Design ALUUnit, start of the top module:
module ALUUnit(clock, ALUOp, funct, a, b, result, zero, carryOut);
For scale: about 880 cells after synthesis, roughly 110 I/O pins, ~0.0073 mm2 of cells after synthesis.
==> flow/config.mk <==
export PLATFORM = sky130hd
export DESIGN_NAME = ALUUnit
export DESIGN_NICKNAME = ALUUnit
export VERILOG_FILES = /design/flow/design.v
export SDC_FILE = /design/flow/constraint.sdc
export NUM_CORES = 4
export LEC_CHECK = 0
export CAP_MARGIN = 5
export CELL_PAD_IN_SITES_DETAIL_PLACEMENT = 0
export CELL_PAD_IN_SITES_GLOBAL_PLACEMENT = 0
export CORE_ASPECT_RATIO = 1.22
export CORE_MARGIN = 5
export CORE_UTILIZATION = 26
export CTS_CLUSTER_DIAMETER = 104
export CTS_CLUSTER_SIZE = 33
export GPL_TIMING_DRIVEN = 0
export HOLD_SLACK_MARGIN = -0.02
export MAX_ROUTING_LAYER = met4
export SLEW_MARGIN = 5
==> flow/constraint.sdc <==
create_clock -name core_clock -period 5.43 [get_ports {clock}]
set_input_delay 1.0860 -clock core_clock [delete_from_list [all_inputs] [get_ports {clock}]]
set_output_delay 1.0860 -clock core_clock [all_outputs]
set_load 0.01 [all_outputs]
run.sh (not shown) runs the stock make flow with config.mk's settings and CLKGATE_MAP_FILE=.
Rerun with:
ABC_AREA = 1   (was not set)
CAP_MARGIN = 0   (was 5)
CELL_PAD_IN_SITES_DETAIL_PLACEMENT = not set   (was 0)
CELL_PAD_IN_SITES_GLOBAL_PLACEMENT = not set   (was 0)
CORE_ASPECT_RATIO = not set   (was 1.22)
CORE_MARGIN = 7   (was 5)
CORE_UTILIZATION = 72   (was 26)
CTS_CLUSTER_DIAMETER = not set   (was 104)
CTS_CLUSTER_SIZE = not set   (was 33)
GPL_TIMING_DRIVEN = 1   (was 0)
HOLD_SLACK_MARGIN = not set   (was -0.02)
SETUP_SLACK_MARGIN = 0.25   (was not set)
SLEW_MARGIN = 20   (was 5)
TNS_END_PERCENT = 10   (was not set)
clock period = 4.69 ns   (was 5.43 ns; I/O delays follow)
=> Clock-buffer cell count stays the same; global-route usage rose by 19 points; cell area rose by 13%; worst hold slack degrades by 0.013 ns; worst setup slack improved by 0.65 ns; non-clock buffer count decreases by 38.
Rerun with:
ABC_AREA = 0   (was 1)
CORE_MARGIN = 2   (was 7)
CORE_UTILIZATION = 66   (was 72)
SETUP_SLACK_MARGIN = not set   (was 0.25)
TNS_END_PERCENT = 100   (was 10)
clock period = 2.78 ns   (was 4.69 ns; I/O delays follow)
=> This time the run aborted during clock tree synthesis; die area shrinks by 24%; synthesized area is lower by 18%; synthesized cell count came out lower by about 40%.
Rerun with:
ABC_AREA = not set   (was 0)
CAP_MARGIN = 20   (was 0)
CORE_UTILIZATION = 40   (was 66)
GPL_TIMING_DRIVEN = not set   (was 1)
MAX_ROUTING_LAYER = not set   (was met4)
TNS_END_PERCENT = not set   (was 100)
clock period = 5.0 ns   (was 2.78 ns; I/O delays follow)
Outcome: This time the run completed with no timing, DRC or antenna violations. Die area went up by 62%. Synthesized area does not change. Synthesized cell count stays the same.

* * *

Starting RTL as in the previous note.
Settings: LEC_CHECK=0, ABC_AREA=0, CAP_MARGIN=0, CORE_ASPECT_RATIO=0.5, CORE_MARGIN=8, CORE_UTILIZATION=48, CTS_CLUSTER_DIAMETER=231, CTS_CLUSTER_SIZE=98, GPL_TIMING_DRIVEN=1, MAX_ROUTING_LAYER=met4, PLACE_DENSITY_LB_ADDON=0.13, SETUP_SLACK_MARGIN=1.92, SLEW_MARGIN=20, TNS_END_PERCENT=10; clock period 6.93 ns.
The baseline finished with timing, DRC and antenna clean.
Next try:
--- a/flow/config.mk
+++ b/flow/config.mk
@@ -10,5 +10,3 @@
-export CORE_ASPECT_RATIO = 0.5
-export CORE_MARGIN = 8
-export CORE_UTILIZATION = 48
-export CTS_CLUSTER_DIAMETER = 231
-export CTS_CLUSTER_SIZE = 98
+export CORE_MARGIN = 7
+export CORE_UTILIZATION = 72
+export CTS_CLUSTER_SIZE = 36
@@ -17,2 +15 @@
-export PLACE_DENSITY_LB_ADDON = 0.13
-export SETUP_SLACK_MARGIN = 1.92
+export SETUP_SLACK_MARGIN = 0.68
==> flow/constraint.sdc (replaced) <==
create_clock -name core_clock -period 4.69 [get_ports {clock}]
set_input_delay 0.9380 -clock core_clock [delete_from_list [all_inputs] [get_ports {clock}]]
set_output_delay 0.9380 -clock core_clock [all_outputs]
set_load 0.01 [all_outputs]
After rerunning: The new run ran to the end with no violations; core utilization grows by 31 points; count of clock-buffer cells in the layout is unchanged; die size goes down by 33%; total power is higher by 47%; routed wire length climbs by 21%; via count increases by 19%; clock power rose by 17%; synthesized cell count is unchanged.
Next try:
==> flow/config.mk (replaced) <==
export PLATFORM = sky130hd
export DESIGN_NAME = ALUUnit
export DESIGN_NICKNAME = ALUUnit
export VERILOG_FILES = /design/flow/design.v
export SDC_FILE = /design/flow/constraint.sdc
export NUM_CORES = 4
export LEC_CHECK = 0
export CAP_MARGIN = 20
export CORE_MARGIN = 2
export CORE_UTILIZATION = 70
export CTS_CLUSTER_DIAMETER = 121
export CTS_CLUSTER_SIZE = 36
export SLEW_MARGIN = 20
==> flow/constraint.sdc (replaced) <==
create_clock -name core_clock -period 3.74 [get_ports {clock}]
set_input_delay 0.7480 -clock core_clock [delete_from_list [all_inputs] [get_ports {clock}]]
set_output_delay 0.7480 -clock core_clock [all_outputs]
set_load 0.01 [all_outputs]
=>
- With this change the flow completed, yet does not pass: setup timing
- register-to-register slack gets worse by 0.70 ns
- via count barely changes
- sequential share of layout area goes down by 1.1 points
- first-iteration DRC count goes down by 9.3%
- clock-buffer cell count is unchanged
- non-clock buffer count goes up by 50
- worst setup slack gets worse by 0.70 ns
Next try:
--- a/flow/config.mk
+++ b/flow/config.mk
@@ -10,3 +10,4 @@
-export CORE_UTILIZATION = 70
-export CTS_CLUSTER_DIAMETER = 121
-export CTS_CLUSTER_SIZE = 36
+export CORE_UTILIZATION = 65
+export CTS_CLUSTER_DIAMETER = 346
+export CTS_CLUSTER_SIZE = 96
+export SETUP_SLACK_MARGIN = -0.17
@@ -13,0 +15 @@
+export TNS_END_PERCENT = 40
==> flow/constraint.sdc (replaced) <==
create_clock -name core_clock -period 3.73 [get_ports {clock}]
set_input_delay 0.7460 -clock core_clock [delete_from_list [all_inputs] [get_ports {clock}]]
set_output_delay 0.7460 -clock core_clock [all_outputs]
set_load 0.01 [all_outputs]
The changed run completed, yet does not pass: setup timing.
Count of clock-buffer cells in the layout goes up by 1.
Area after synthesis stays the same.
Setup slack improved by 0.21 ns.
Via count goes down by 6.3%.
Critical path depth came out lower by 1.
Next try:
--- a/flow/config.mk
+++ b/flow/config.mk
@@ -10,4 +10,2 @@
-export CORE_UTILIZATION = 65
-export CTS_CLUSTER_DIAMETER = 346
-export CTS_CLUSTER_SIZE = 96
-export SETUP_SLACK_MARGIN = -0.17
+export CORE_UTILIZATION = 45
+export SETUP_SLACK_MARGIN = 0.7
@@ -15 +12,0 @@
-export TNS_END_PERCENT = 40
==> flow/constraint.sdc (replaced) <==
create_clock -name core_clock -period 2.42 [get_ports {clock}]
set_input_delay 0.4840 -clock core_clock [delete_from_list [all_inputs] [get_ports {clock}]]
set_output_delay 0.4840 -clock core_clock [all_outputs]
set_load 0.01 [all_outputs]
What happened: The new run finished but failed the layout checks on setup timing. Sequential share of layout area falls by 5.6 points. Clock skew barely changes. Routed wire length rises by 24%. Hold slack gets worse by 0.092 ns. Power rises by about 90%. Design area rises by about 34%.
Next try:
--- a/flow/config.mk
+++ b/flow/config.mk
@@ -10,2 +10,2 @@
-export CORE_UTILIZATION = 45
-export SETUP_SLACK_MARGIN = 0.7
+export CORE_UTILIZATION = 57
+export SETUP_SLACK_MARGIN = 0.94
==> flow/constraint.sdc (replaced) <==
create_clock -name core_clock -period 3.5 [get_ports {clock}]
set_input_delay 0.7000 -clock core_clock [delete_from_list [all_inputs] [get_ports {clock}]]
set_output_delay 0.7000 -clock core_clock [all_outputs]
set_load 0.01 [all_outputs]
Effect: The changed run ran to the end with violations: setup timing. Wire length goes up by 5.4%. Via count goes down by 1.9%. Final cell count goes down by 16%. Total power goes down by 33%. Clock-buffer cell count goes up by 1. Final area goes down by 12%. Global-route usage goes up by 7.6 points. Combinational power goes down by 39%.

* * *

The RTL this note starts from:
==> flow/design.v <==
module ANDarray (regDst, ALUSrc, memToReg, regWrite, memRead, memWrite, branch, ALUOp1, ALUOp2, op);
	input[5:0] op;
	output regDst, ALUSrc, memToReg, regWrite, memRead, memWrite, branch, ALUOp1, ALUOp2;
	wire Rformat, lw, sw, beq;
	assign Rformat = (~op[0]) & (~op[1]) & (~op[2]) & (~op[3]) & (~op[4]) & (~op[5]), lw = (op[0]) & (op[1]) & (~op[2]) & (~op[3]) & (~op[4]) & (op[5]), sw = (op[0]) & (op[1]) & (~op[2]) & (op[3]) & (~op[4]) & (op[5]), beq = (~op[0]) & (~op[1]) & (op[2]) & (~op[3]) & (~op[4]) & (~op[5]);
	assign regDst = Rformat;
	assign ALUSrc = lw | sw;
	assign memToReg =  lw;
	assign regWrite = Rformat | lw;
	assign memRead = lw;
	assign memWrite = sw;
	assign branch = beq;
	assign ALUOp1 = Rformat;
	assign ALUOp2 = beq;
endmodule
module ALUControl(operation, ALUOp, ff);
	input[1:0] ALUOp;
	input [5:0] ff;
	output [2:0] operation;
	wire w0, w1, w2, w3;
	assign w0 = ff[0] | ff[3];
	assign operation[0] = ALUOp[1] & w0;
	assign w1 = ~ff[2];
	assign w2 = ~ALUOp[1];
	assign operation[1] = w2 | w1;
	assign w3 = ff[1] & ALUOp[1];
	assign operation[2] = w3 | ALUOp[0];
endmodule
module ALU32Bit(zero, carryOut, result, a, b, op);
	input [31:0] a, b;
	input [2:0] op;
	output reg [31:0] result;
	output zero, carryOut;
	reg carryOut;
	assign zero = (result == 0) ? 1 : 0;
	always @(a or b or op)
	begin
		carryOut = 1'b0;
		case(op)
			0: result = a & b;
			1: result = a | b;
			2: {carryOut, result[31:0]} = a + b;
			6: {carryOut, result[31:0]} = a - b;
			7: result = a < b ? 1 : 0;
			default: result = 0;
		endcase
	end
endmodule
module ALUUnit(clock, ALUOp, funct, a, b, result, zero, carryOut);
	input clock;
	input [1:0] ALUOp;
	input [5:0] funct;
	input [31:0] a, b;
	output reg [31:0] result;
	output reg zero, carryOut;
	reg [1:0] aluOpQ;
	reg [5:0] functQ;
	reg [31:0] aQ, bQ;
	wire [2:0] operation;
	wire [31:0] aluResult;
	wire aluZero, aluCarry;
	ALUControl ctl(operation, aluOpQ, functQ);
	ALU32Bit alu(aluZero, aluCarry, aluResult, aQ, bQ, operation);
	always @(posedge clock)
	begin
		aluOpQ <= ALUOp;
		functQ <= funct;
		aQ <= a;
		bQ <= b;
		result <= aluResult;
		zero <= aluZero;
		if (operation == 3'd2 || operation == 3'd6)
			carryOut <= aluCarry;
	end
endmodule
clock: 2.78 ns
lec_check: 0
abc_area: 0
cap_margin: 0
core_margin: 2
core_utilization: 66
cts_cluster_diameter: 234
gpl_timing_driven: 1
max_routing_layer: met4
slew_margin: 20
tns_end_percent: 10
The baseline ended with an error in clock tree synthesis (4_1_cts), error DPL-0038.
Then changed:
ABC_AREA = not set   (was 0)
CAP_MARGIN = 20   (was 0)
CORE_UTILIZATION = 40   (was 66)
CTS_CLUSTER_DIAMETER = not set   (was 234)
GPL_TIMING_DRIVEN = not set   (was 1)
MAX_ROUTING_LAYER = not set   (was met4)
TNS_END_PERCENT = not set   (was 10)
clock period = 4.36 ns   (was 2.78 ns; I/O delays follow)
The changed run ran to the end with no violations.
Synthesized area stays the same.
Die size rises by 62%.
Synthesized cell count is unchanged.
No activity file was given, so power comes from the tool's default toggle rates.
